==> v32: inputs <==
==> flow/design.v <==
module uart_rx #(
    parameter CLOCKS_PER_PULSE = 4 ,  
              BITS_PER_WORD = 8,  
              W_OUT = 24  
) (
    input clk,rst_n,rx,
    output reg m_valid,
    output reg [W_OUT-1:0] m_data 
);
    localparam  IDLE    = 2'b00, 
                START   = 2'b01, 
                DATA    = 2'b10, 
                STOP    = 2'b11;
  	reg [1:0] state; 
    localparam NUM_WORDS = W_OUT / BITS_PER_WORD;
    reg[$clog2(CLOCKS_PER_PULSE)-1:0] c_clocks;
    reg[$clog2(BITS_PER_WORD)-1:0] c_bits;
    reg[$clog2(NUM_WORDS)-1:0] c_words;
    always @(posedge clk or negedge rst_n) begin
        if (!rst_n) begin
            {c_words,c_bits,c_clocks,m_valid,m_data} <= 1'b0;
            state <= IDLE;
        end else begin
            m_valid <= 0;
            case(state)
                IDLE: if(rx == 0)
                    state <= START;
                START: if(c_clocks == CLOCKS_PER_PULSE/2 - 1) begin
                        c_clocks <= 0;
                        state <= DATA;
                    end else begin
                        c_clocks <= c_clocks + 1;
                    end
              DATA:   if(c_clocks == CLOCKS_PER_PULSE-1)begin
                            c_clocks <= 0;
                            m_data <= {rx, m_data[W_OUT-1:1]};  
                            if(c_bits == BITS_PER_WORD-1) begin
                                c_bits <= 0;
                                state <= STOP;  
                                if(c_words == NUM_WORDS - 1) begin
                                    m_valid <= 1;  
                                    c_words <= 0;  
                                end else c_words <= c_words + 1;  
                            end else c_bits <= c_bits + 1;  
                        end else c_clocks <= c_clocks + 1;  
                STOP: if(c_clocks == CLOCKS_PER_PULSE - 1) begin
                        c_clocks <= 0;
                        state <= IDLE;  
                    end else c_clocks <= c_clocks + 1;
            endcase
        end
    end        
endmodule
module pwm_9ch #(
    parameter RESOLUTION = 16
)(
    input  wire                 clk,
    input  wire                 rst_n,
    input  wire [RESOLUTION-1:0] duty0,
    input  wire [RESOLUTION-1:0] duty1,
    input  wire [RESOLUTION-1:0] duty2,
    input  wire [RESOLUTION-1:0] duty3,
    input  wire [RESOLUTION-1:0] duty4,
    input  wire [RESOLUTION-1:0] duty5,
    input  wire [RESOLUTION-1:0] duty6,
    input  wire [RESOLUTION-1:0] duty7,
    input  wire [RESOLUTION-1:0] duty8,
    output reg  [8:0]           pwm_out
);
    reg [RESOLUTION-1:0] counter;
    always @(posedge clk or negedge rst_n) begin
        if (!rst_n)
            counter <= {RESOLUTION{1'b0}};
        else
            counter <= counter + 1;
    end
    always @(posedge clk or negedge rst_n) begin
        if (!rst_n) begin
            pwm_out <= 9'b0;
        end else begin
            pwm_out[0] <= (counter < duty0);
            pwm_out[1] <= (counter < duty1);
            pwm_out[2] <= (counter < duty2);
            pwm_out[3] <= (counter < duty3);
            pwm_out[4] <= (counter < duty4);
            pwm_out[5] <= (counter < duty5);
            pwm_out[6] <= (counter < duty6);
            pwm_out[7] <= (counter < duty7);
            pwm_out[8] <= (counter < duty8);
        end
    end
endmodule
module sev_seg_decorder(
    input [3:0] digit,
    output reg [6:0] seg
);
    always @(*)begin
        case(digit)
           4'd0: seg  = 7'b1000000;  
            4'd1: seg  = 7'b1111001;  
            4'd2: seg  = 7'b0100100;  
            4'd3: seg  = 7'b0110000;  
            4'd4: seg  = 7'b0011001;  
            4'd5: seg  = 7'b0010010;  
            4'd6: seg  = 7'b0000010;  
            4'd7: seg  = 7'b1111000;  
            4'd8: seg  = 7'b0000000;  
            4'd9: seg  = 7'b0010000;  
            4'd10: seg = 7'b0001000;  
            4'd11: seg = 7'b0000011;  
            4'd12: seg = 7'b1000110;  
            4'd13: seg = 7'b0100001;  
            4'd14: seg = 7'b0000110;  
            4'd15: seg = 7'b0001110;  
            default: seg = 7'b0111111;  
        endcase 
        end
endmodule
module uart_pwm_data_store #(
    parameter WIDTH = 16,
    parameter CHANNELS = 9
)(
    input  wire              clk,
    input  wire              rst_n,
    input  wire              rx_valid,
    input  wire [WIDTH-1:0]  rx_data,
    output reg  [3:0]        pkt_count,
    output reg [WIDTH-1:0] duty0,
    output reg [WIDTH-1:0] duty1,
    output reg [WIDTH-1:0] duty2,
    output reg [WIDTH-1:0] duty3,
    output reg [WIDTH-1:0] duty4,
    output reg [WIDTH-1:0] duty5,
    output reg [WIDTH-1:0] duty6,
    output reg [WIDTH-1:0] duty7,
    output reg [WIDTH-1:0] duty8
);
    reg [WIDTH-1:0] duty_reg [0:CHANNELS-1];
    integer k;
    always @(posedge clk or negedge rst_n) begin
        if (!rst_n) begin
            pkt_count <= 4'd0;
            for (k = 0; k < CHANNELS; k = k + 1)
                duty_reg[k] <= {WIDTH{1'b0}};
            duty0 <= 0; duty1 <= 0; duty2 <= 0;
            duty3 <= 0; duty4 <= 0; duty5 <= 0;
            duty6 <= 0; duty7 <= 0; duty8 <= 0;
        end else if (rx_valid) begin
            duty_reg[pkt_count] <= rx_data;
            duty0 <= duty_reg[0];
            duty1 <= duty_reg[1];
            duty2 <= duty_reg[2];
            duty3 <= duty_reg[3];
            duty4 <= duty_reg[4];
            duty5 <= duty_reg[5];
            duty6 <= duty_reg[6];
            duty7 <= duty_reg[7];
            duty8 <= duty_reg[8];
            if (pkt_count == CHANNELS-1)
                pkt_count <= 4'd0;
            else
                pkt_count <= pkt_count + 1;
        end
    end
endmodule
module uart_pwm_top (
    input  wire        clk,         
    input  wire        rst_n,       
    input  wire        uart_rx,     
    output wire [8:0]  pwm_out,     
    output wire [6:0] seg0,
    output wire [6:0] seg1,
    output wire [6:0] seg2,
    output wire [6:0] seg3,
    output wire [3:0] pkt_count
);
    wire        rx_valid;
    wire [15:0] rx_data;
    uart_rx #(.CLOCKS_PER_PULSE(434),  
              .BITS_PER_WORD(8), 
              .W_OUT(16) 
    ) uart_rx_inst (
        .clk(clk),
        .rst_n(rst_n),
        .rx(uart_rx),
        .m_data(rx_data),
        .m_valid(rx_valid)
    );
    wire [15:0] duty0, duty1, duty2, duty3, duty4, duty5, duty6, duty7, duty8;
    uart_pwm_data_store #(
        .WIDTH(16),
        .CHANNELS(9)
    ) data_store_inst (
        .clk(clk),
        .rst_n(rst_n),
        .rx_valid(rx_valid),
        .rx_data(rx_data),
        .pkt_count(pkt_count),
        .duty0(duty0), .duty1(duty1), .duty2(duty2),
        .duty3(duty3), .duty4(duty4), .duty5(duty5),
        .duty6(duty6), .duty7(duty7), .duty8(duty8)
    );
    pwm_9ch #(
        .RESOLUTION(16)
    ) pwm_inst (
        .clk(clk),
        .rst_n(rst_n),
        .duty0(duty0),
        .duty1(duty1),
        .duty2(duty2),
        .duty3(duty3),
        .duty4(duty4),
        .duty5(duty5),
        .duty6(duty6),
        .duty7(duty7),
        .duty8(duty8),
        .pwm_out(pwm_out)
    );
    wire [3:0] digit0 = rx_data[3:0];     
    wire [3:0] digit1 = rx_data[7:4];
    wire [3:0] digit2 = rx_data[11:8];
    wire [3:0] digit3 = rx_data[15:12];   
    sev_seg_decorder seg_inst0 (.digit(digit0), .seg(seg0));
    sev_seg_decorder seg_inst1 (.digit(digit1), .seg(seg1));
    sev_seg_decorder seg_inst2 (.digit(digit2), .seg(seg2));
    sev_seg_decorder seg_inst3 (.digit(digit3), .seg(seg3));
endmodule
==> flow/run.sh <==
#!/bin/bash
# the make line also repeats each setting of config.mk as NAME=value (left out here)
make -C /OpenROAD-flow-scripts/flow DESIGN_CONFIG=/design/flow/config.mk WORK_HOME=/design/flow/orfs CLKGATE_MAP_FILE= finish
==> flow/config.mk <==
export PLATFORM = sky130hd
export DESIGN_NAME = uart_pwm_top
export DESIGN_NICKNAME = uart_pwm_top
export VERILOG_FILES = /design/flow/design.v
export SDC_FILE = /design/flow/constraint.sdc
export NUM_CORES = 4
export LEC_CHECK = 0
export ABC_AREA = 1
export CAP_MARGIN = 20
export CORE_ASPECT_RATIO = 1.18
export CORE_MARGIN = 2
export CORE_UTILIZATION = 72
export CTS_CLUSTER_SIZE = 15
export PLACE_DENSITY_LB_ADDON = 0.02
export SETUP_SLACK_MARGIN = 1.11
export SLEW_MARGIN = 20
==> flow/constraint.sdc <==
create_clock -name core_clock -period 3.79 [get_ports {clk}]
set_input_delay 0.7580 -clock core_clock [delete_from_list [all_inputs] [get_ports {clk}]]
set_output_delay 0.7580 -clock core_clock [all_outputs]
set_load 0.01 [all_outputs]
==> inputs of v31, as changes to v32 <==
ABC_AREA = default   (was 1)
CORE_ASPECT_RATIO = default   (was 1.18)
CORE_UTILIZATION = 71   (was 72)
CTS_CLUSTER_DIAMETER = 308   (was default)
CTS_CLUSTER_SIZE = 10   (was 15)
PLACE_DENSITY_LB_ADDON = default   (was 0.02)
SETUP_SLACK_MARGIN = 1.13   (was 1.11)
==> notes <==
v31 finished clean. v32 passed the timing, design-rule and antenna checks.
Against v31, the maximum frequency of v32 is larger by about 4%.
Non-clock buffer count: v32 is higher than v31 (4).
Against v32, the die area of v31 is higher by 2.5%.
In v31 the via count is lower than in v32, by about 10%.

==> exp/xenon: inputs <==
RTL: the design.v shown in full above, as it stands there.
make LEC_CHECK=0 CAP_MARGIN=20 CORE_MARGIN=2 CORE_UTILIZATION=70 CTS_CLUSTER_SIZE=28 PLACE_DENSITY_LB_ADDON=0.0 SETUP_SLACK_MARGIN=1.08 SLEW_MARGIN=20 finish   # period 3.79 ns
run.sh (not shown) runs the stock make flow with config.mk's settings and CLKGATE_MAP_FILE=.
==> inputs of exp/tundra, as changes to exp/xenon <==
Settings changed: CORE_UTILIZATION 70 to 69, CTS_CLUSTER_SIZE 28 to unset, PLACE_DENSITY_LB_ADDON 0.0 to unset, SETUP_SLACK_MARGIN 1.08 to unset.
==> flow/constraint.sdc (replaced) <==
create_clock -name core_clock -period 6.82 [get_ports {clk}]
set_input_delay 1.3640 -clock core_clock [delete_from_list [all_inputs] [get_ports {clk}]]
set_output_delay 1.3640 -clock core_clock [all_outputs]
set_load 0.01 [all_outputs]
==> inputs of exp/violet, as changes to exp/xenon <==
Settings changed: CAP_MARGIN 20 to 25, CELL_PAD_IN_SITES_DETAIL_PLACEMENT set to 1, CORE_UTILIZATION 70 to 40, CTS_CLUSTER_SIZE 28 to unset, GPL_TIMING_DRIVEN set to 0, PLACE_DENSITY_LB_ADDON 0.0 to unset, SETUP_SLACK_MARGIN 1.08 to unset.
==> flow/constraint.sdc (replaced) <==
create_clock -name core_clock -period 20.0 [get_ports {clk}]
set_input_delay 4.0000 -clock core_clock [delete_from_list [all_inputs] [get_ports {clk}]]
set_output_delay 4.0000 -clock core_clock [all_outputs]
set_load 0.01 [all_outputs]
==> inputs of exp/willow, as changes to exp/xenon <==
Settings changed: ABC_AREA set to 1, CAP_MARGIN 20 to 0, CORE_ASPECT_RATIO set to 1.18, CORE_UTILIZATION 70 to 72, CTS_CLUSTER_DIAMETER set to 323, CTS_CLUSTER_SIZE 28 to 15, PLACE_DENSITY_LB_ADDON 0.0 to 0.02, SETUP_SLACK_MARGIN 1.08 to 1.11.
==> flow_summary.yaml <==
# generated from flow reports
outcome:
  status: "no timing/DRC/antenna violations"
die:
  fp_util: 0.405
synthesis:
  synthDistinctLibCells: 53
  top_area_frac: 0.502
  yosysChipArea_um2: 17500
finish:
  buf_share: 0.0473
clock_network:
  clk_latency_ns: 0.55
  h-tree-depth: 2
power:
  p_sw_w: 0.000308
  power_frac_comb: 0.011
  power_density_nw_per_um2: 71.7
routing:
  wl_met1_um: 21800
final_timing:
  finalCritPeriodShare: 0.354
  maxSlewHeadroom: 0.273
  min_period_ns: 7.07
Source of the figures above: exp/violet

==> flow_summary.yaml <==
# generated from flow reports
clock_network:
  h-tree-depth: 2
  clk_latency_ns: 0.52
synthesis:
  yosysChipArea_um2: 17500
  synthDistinctLibCells: 53
  top_area_frac: 0.502
routing:
  wl_met1_um: 18200
power:
  p_sw_w: 0.000826
  power_frac_comb: 0.010
finish:
  buf_share: 0.0279
final_timing:
  finalCritPeriodShare: 0.623
outcome:
  status: "no timing/DRC/antenna violations"
die:
  fp_util: 0.697
Source of the figures above: exp/tundra

==> flow_summary.yaml <==
# generated from flow reports
outcome:
  status: "no timing/DRC/antenna violations"
clock_network:
  h-tree-depth: 1
  clk_latency_ns: 0.54
synthesis:
  yosysChipArea_um2: 17300
  top_area_frac: 0.508
power:
  power_frac_comb: 0.013
  p_sw_w: 0.00134
finish:
  buf_share: 0.0458
routing:
  wl_met1_um: 16800
final_timing:
  finalCritPeriodShare: 0.714
  maxSlewHeadroom: 0.259
Source of the figures above: exp/willow

==> flow_summary.yaml <==
# generated from flow reports
power:
  p_sw_w: 0.00156
  power_frac_comb: 0.011
  power_density_nw_per_um2: 392
final_timing:
  maxSlewHeadroom: 0.361
  finalCritPeriodShare: 0.735
  min_period_ns: 2.78
outcome:
  status: "no timing/DRC/antenna violations"
finish:
  buf_share: 0.0425
die:
  fp_util: 0.716
synthesis:
  top_area_frac: 0.502
  yosysChipArea_um2: 17500
clock_network:
  h-tree-depth: 2
routing:
  wl_met1_um: 18100
Source of the figures above: exp/xenon

Power and IR drop assume default switching activity.
